Design bicubic, start of the top module:
module bicubic(clk, rst, act, in, out_0, out_1, out_2, out_3);
	input clk,rst,act;
	input [7:0] in;
  wire oooooooooooooooo;
	wire [7:0] in_0,in_1,in_2,in_3;   
	output [7:0] out_0, out_1, out_2, out_3;
	wire [1:0] ooooooooooo;
	wire[14:0] x_weight_sum_0;
	wire[14:0] x_weight_sum_1;
	wire[14:0] x_weight_sum_2;
	wire[14:0] x_weight_sum_3;
	wire[7:0] y_weight_sum_0;	
	wire[7:0] y_weight_sum_1;
	wire[7:0] y_weight_sum_2;
	wire[7:0] y_weight_sum_3;
	 input_array A(.clk(clk), .rst(rst), .act(act), .in(in),
					.out_0(in_3), .out_1(in_2), .out_2(in_1), .out_3(in_0));
	reg[14:0] array0_0 [3:0];
	reg[14:0] array0_1 [3:0];
	reg[14:0] array1_0 [3:0];
	reg[14:0] array1_1 [3:0];
	reg[14:0] array2_0 [3:0];
	reg[14:0] array2_1 [3:0];
	reg[14:0] array3_0 [3:0];
	reg[14:0] array3_1 [3:0];
	reg[1:0] mux_sel;
	reg switch;
	wire[14:0] dm0_0_0, dm0_1_0, dm0_2_0, dm0_3_0, 				
					  dm0_0_1, dm0_1_1, dm0_2_1, dm0_3_1,
 					 dm1_0_0, dm1_1_0, dm1_2_0, dm1_3_0, 
					 dm1_0_1, dm1_1_1, dm1_2_1, dm1_3_1,
 					 dm2_0_0, dm2_1_0, dm2_2_0, dm2_3_0, 
					 dm2_0_1, dm2_1_1, dm2_2_1, dm2_3_1,
 					 dm3_0_0, dm3_1_0, dm3_2_0, dm3_3_0, 
					 dm3_0_1, dm3_1_1, dm3_2_1, dm3_3_1;
  wire[14:0]  array0_0_0, array0_1_0, array0_2_0, array0_3_0, 					
					  array0_0_1, array0_1_1, array0_2_1, array0_3_1,
 					 array1_0_0, array1_1_0, array1_2_0, array1_3_0, 
  ...
Size: about 4400 cells after synthesis, ~830 flip-flops, about 43 I/O pins.
==> flow/config.mk <==
export PLATFORM = sky130hd
export DESIGN_NAME = bicubic
export DESIGN_NICKNAME = bicubic
export VERILOG_FILES = /design/flow/design.v
export SDC_FILE = /design/flow/constraint.sdc
export NUM_CORES = 4
export LEC_CHECK = 0
export CAP_MARGIN = 20
export CELL_PAD_IN_SITES_DETAIL_PLACEMENT = 1
export CORE_MARGIN = 5
export CORE_UTILIZATION = 31
export MAX_ROUTING_LAYER = met5
export PLACE_DENSITY_LB_ADDON = 0.23
export SETUP_SLACK_MARGIN = -0.35
export SLEW_MARGIN = 35
==> flow/constraint.sdc <==
create_clock -name core_clock -period 5.09 [get_ports {clk}]
set_input_delay 1.0180 -clock core_clock [delete_from_list [all_inputs] [get_ports {clk}]]
set_output_delay 1.0180 -clock core_clock [all_outputs]
set_load 0.01 [all_outputs]
run.sh (not shown) runs the stock make flow with config.mk's settings and CLKGATE_MAP_FILE=.
The baseline reached the layout checks and failed them: setup timing.
Rerun with:
Settings changed: CORE_MARGIN 5 to 2, CORE_UTILIZATION 31 to 48, GPL_TIMING_DRIVEN set to 0, MAX_ROUTING_LAYER met5 to not set, PLACE_DENSITY_LB_ADDON 0.23 to 0.16, SETUP_SLACK_MARGIN -0.35 to not set.
Clock period 5.09 ns to 6.48 ns, I/O delays scaled along.
After rerunning:
- Now the flow ran to the end with no violations
- design area decreases by a little under a tenth
- final cell count decreases by about a fifth
- worst setup slack improves by 0.55 ns
- synthesized area stays the same
- count of clock-buffer cells in the layout fell by 5
- via count decreases slightly
- core utilization grows by 17 points
Rerun with:
Settings changed: ABC_AREA set to 1, CELL_PAD_IN_SITES_DETAIL_PLACEMENT 1 to not set, CORE_UTILIZATION 48 to 72, CTS_CLUSTER_SIZE set to 100, GPL_TIMING_DRIVEN 0 to not set, PLACE_DENSITY set to 0.38, PLACE_DENSITY_LB_ADDON 0.16 to not set, SLEW_MARGIN 35 to 20.
Clock period 6.48 ns to 4.26 ns, I/O delays scaled along.
After rerunning:
- Now the flow aborted during global routing (5_1_grt)
- synthesized cell count grows by 20%
- synthesized area grows by 4.2%
- die area shrinks by about 30%
Rerun with:
Settings changed: ABC_AREA 1 to not set, CORE_UTILIZATION 72 to 40, CTS_CLUSTER_SIZE 100 to not set, PLACE_DENSITY 0.38 to not set.
Clock period 4.26 ns to 5.4 ns, I/O delays scaled along.
After rerunning:
- This time the run finished but failed the layout checks on setup timing
- die size rises by 71%
- synthesized area falls by 4.1%
- synthesized cell count falls by 17%
Rerun with:
Settings changed: ABC_AREA set to 1, CORE_UTILIZATION 40 to 72, PLACE_DENSITY set to 0.38, TNS_END_PERCENT set to 5.
Clock period 5.4 ns to 4.37 ns, I/O delays scaled along.
Outcome: The new run did not get past global routing (5_1_grt); die size decreases by 42%; synthesized cell count increases by 20%; synthesized area came out higher by 4.2%.

---

bicubic again, from the RTL that the note above started with.
Settings: LEC_CHECK=0, CAP_MARGIN=20, CELL_PAD_IN_SITES_DETAIL_PLACEMENT=2, CELL_PAD_IN_SITES_GLOBAL_PLACEMENT=1, CORE_MARGIN=2, CORE_UTILIZATION=43, CTS_CLUSTER_DIAMETER=175, CTS_CLUSTER_SIZE=19, SLEW_MARGIN=20; clock period 8.31 ns.
The starting point completed with no timing, DRC or antenna violations.
Then changed:
ABC_AREA = 1   (was default)
CORE_ASPECT_RATIO = 0.96   (was default)
CORE_MARGIN = 3   (was 2)
GPL_ROUTABILITY_DRIVEN = 0   (was default)
GPL_TIMING_DRIVEN = 1   (was default)
HOLD_SLACK_MARGIN = 0.07   (was default)
MIN_ROUTING_LAYER = met2   (was default)
PLACE_DENSITY = 0.45   (was default)
Effect: Worst setup slack got worse by 0.13 ns; wire length goes up by a quarter to a third; register-to-register slack got worse by 0.18 ns; utilization rises by 0.33 points; synthesized area rises by a few percent; worst hold slack gets better by 0.019 ns.
Then changed:
ABC_AREA = default   (was 1)
CELL_PAD_IN_SITES_DETAIL_PLACEMENT = default   (was 2)
CELL_PAD_IN_SITES_GLOBAL_PLACEMENT = default   (was 1)
CORE_ASPECT_RATIO = default   (was 0.96)
CORE_MARGIN = 2   (was 3)
CORE_UTILIZATION = 40   (was 43)
CTS_CLUSTER_DIAMETER = default   (was 175)
CTS_CLUSTER_SIZE = default   (was 19)
GPL_ROUTABILITY_DRIVEN = default   (was 0)
GPL_TIMING_DRIVEN = default   (was 1)
HOLD_SLACK_MARGIN = default   (was 0.07)
MIN_ROUTING_LAYER = default   (was met2)
PLACE_DENSITY = default   (was 0.45)
clock period = 7.29 ns   (was 8.31 ns; I/O delays follow)
After rerunning: The changed run ran to the end with no violations; clock skew rises by 0.041 ns; sequential cell count does not change; design area is lower by 0.51%; setup slack got worse by 0.42 ns; maximum frequency rose by about 9%; hold slack is worse by 0.011 ns.
Then changed:
CELL_PAD_IN_SITES_GLOBAL_PLACEMENT = 1   (was default)
CTS_CLUSTER_SIZE = 28   (was default)
clock period = 10.0 ns   (was 7.29 ns; I/O delays follow)
Result: The new run finished clean. Clock skew stays flat. Core utilization is about the same. Final cell count stays flat. Synthesized cell count does not change. Non-clock buffer count drops by 15. First-iteration DRC count drops by a quarter to a third.

---

Starting RTL as in the previous note.
clock: 11.9 ns
lec_check: 0
cap_margin: 20
cell_pad_in_sites_detail_placement: 1
cell_pad_in_sites_global_placement: 2
core_aspect_ratio: 0.72
core_margin: 2
core_utilization: 40
cts_cluster_size: 80
max_routing_layer: met4
setup_slack_margin: 3.26
slew_margin: 20
tns_end_percent: 15
The baseline produced a clean layout.
Edit:
Settings changed: ABC_AREA from default to 1, CORE_MARGIN 2 to 4, CORE_UTILIZATION 40 to 55, GPL_TIMING_DRIVEN from default to 0, MAX_ROUTING_LAYER met4 to met5, MIN_ROUTING_LAYER from default to met2.
=> With this change the flow ended with an error in global routing (5_1_grt) with GRT-0116. Die size decreases by about a fifth. Synthesized cell count increases by about a fifth. Synthesized area grows by a few percent.

---

bicubic again, from the RTL that the note above started with.
==> flow/design.v (excerpt) <==
module bicubic(clk, rst, act, in, out_0, out_1, out_2, out_3);
==> flow/config.mk <==
export PLATFORM = sky130hd
export DESIGN_NAME = bicubic
export DESIGN_NICKNAME = bicubic
export VERILOG_FILES = /design/flow/design.v
export SDC_FILE = /design/flow/constraint.sdc
export NUM_CORES = 4
export LEC_CHECK = 0
export ABC_AREA = 1
export CAP_MARGIN = 10
export CELL_PAD_IN_SITES_DETAIL_PLACEMENT = 1
export CELL_PAD_IN_SITES_GLOBAL_PLACEMENT = 2
export CORE_ASPECT_RATIO = 1.27
export CORE_MARGIN = 9
export CORE_UTILIZATION = 64
export CTS_CLUSTER_SIZE = 21
export GPL_ROUTABILITY_DRIVEN = 0
export GPL_TIMING_DRIVEN = 0
export MAX_ROUTING_LAYER = met4
export MIN_ROUTING_LAYER = met2
export SETUP_SLACK_MARGIN = 0.5
export SLEW_MARGIN = 5
export TNS_END_PERCENT = 90
==> flow/constraint.sdc <==
create_clock -name core_clock -period 10.0 [get_ports {clk}]
set_input_delay 2.0000 -clock core_clock [delete_from_list [all_inputs] [get_ports {clk}]]
set_output_delay 2.0000 -clock core_clock [all_outputs]
set_load 0.01 [all_outputs]
The first run failed in global placement without I/O (3_1_place_gp_skip_io) (GPL-0301).
Next try:
Settings changed: CAP_MARGIN 10 to 20, CORE_ASPECT_RATIO 1.27 to 0.72, CORE_MARGIN 9 to 2, CORE_UTILIZATION 64 to 55, CTS_CLUSTER_SIZE 21 to 80, GPL_ROUTABILITY_DRIVEN 0 to default, MIN_ROUTING_LAYER met2 to default, SETUP_SLACK_MARGIN 0.5 to 3.26, SLEW_MARGIN 5 to 20, TNS_END_PERCENT 90 to 15.
Clock period 10.0 ns to 11.9 ns, I/O delays scaled along.
The changed run completed with no timing, DRC or antenna violations.
Die area climbs by 5.6%.
Synthesized cell count is unchanged.
Synthesized area does not change.
Next try:
Settings changed: ABC_AREA 1 to default, CELL_PAD_IN_SITES_DETAIL_PLACEMENT 1 to 0, CELL_PAD_IN_SITES_GLOBAL_PLACEMENT 2 to 0, CORE_UTILIZATION 55 to 69, CTS_CLUSTER_SIZE 80 to 40, GPL_TIMING_DRIVEN 0 to default.
Clock period 11.9 ns to 10.2 ns, I/O delays scaled along.
Effect:
- critical path depth came out lower by 9
- worst hold slack loses 0.0082 ns
- clock skew came out lower by 0.011 ns
- routed wire length came out lower by well over a third
Next try:
Settings changed: CORE_UTILIZATION 69 to 60, CTS_CLUSTER_SIZE 40 to 80, SETUP_SLACK_MARGIN 3.26 to 2.55.
Clock period 10.2 ns to 8.85 ns, I/O delays scaled along.
What happened:
- register-to-register slack got worse by 0.75 ns
- count of clock-buffer cells in the layout shrinks by 2
- utilization went down by 8.8 points
- clock skew falls by 0.0072 ns
- cell area grows slightly
- final cell count is higher by a few percent
- global-route usage goes down by 4.2 points
- die size is higher by about a fifth
- setup slack degrades by 0.90 ns
- hold slack got worse by 0.0059 ns
Next try:
Settings changed: CORE_UTILIZATION 60 to 72, CTS_CLUSTER_SIZE 80 to 42, SETUP_SLACK_MARGIN 2.55 to 3.26.
Clock period 8.85 ns to 10.2 ns, I/O delays scaled along.
=> Setup slack improves by 0.92 ns; register-to-register slack improves by 0.91 ns; first-iteration DRC count came out higher by a quarter to a third.
Next try:
Settings changed: CTS_CLUSTER_SIZE 42 to 80, PLACE_DENSITY_LB_ADDON from default to 0.0, SETUP_SLACK_MARGIN 3.26 to 1.34, TNS_END_PERCENT 15 to 65.
Clock period 10.2 ns to 4.56 ns, I/O delays scaled along.
What happened: Now the flow stopped in global routing (5_1_grt), error ODB-0269. Synthesized cell count does not change. Area after synthesis does not change. Die size stays the same.
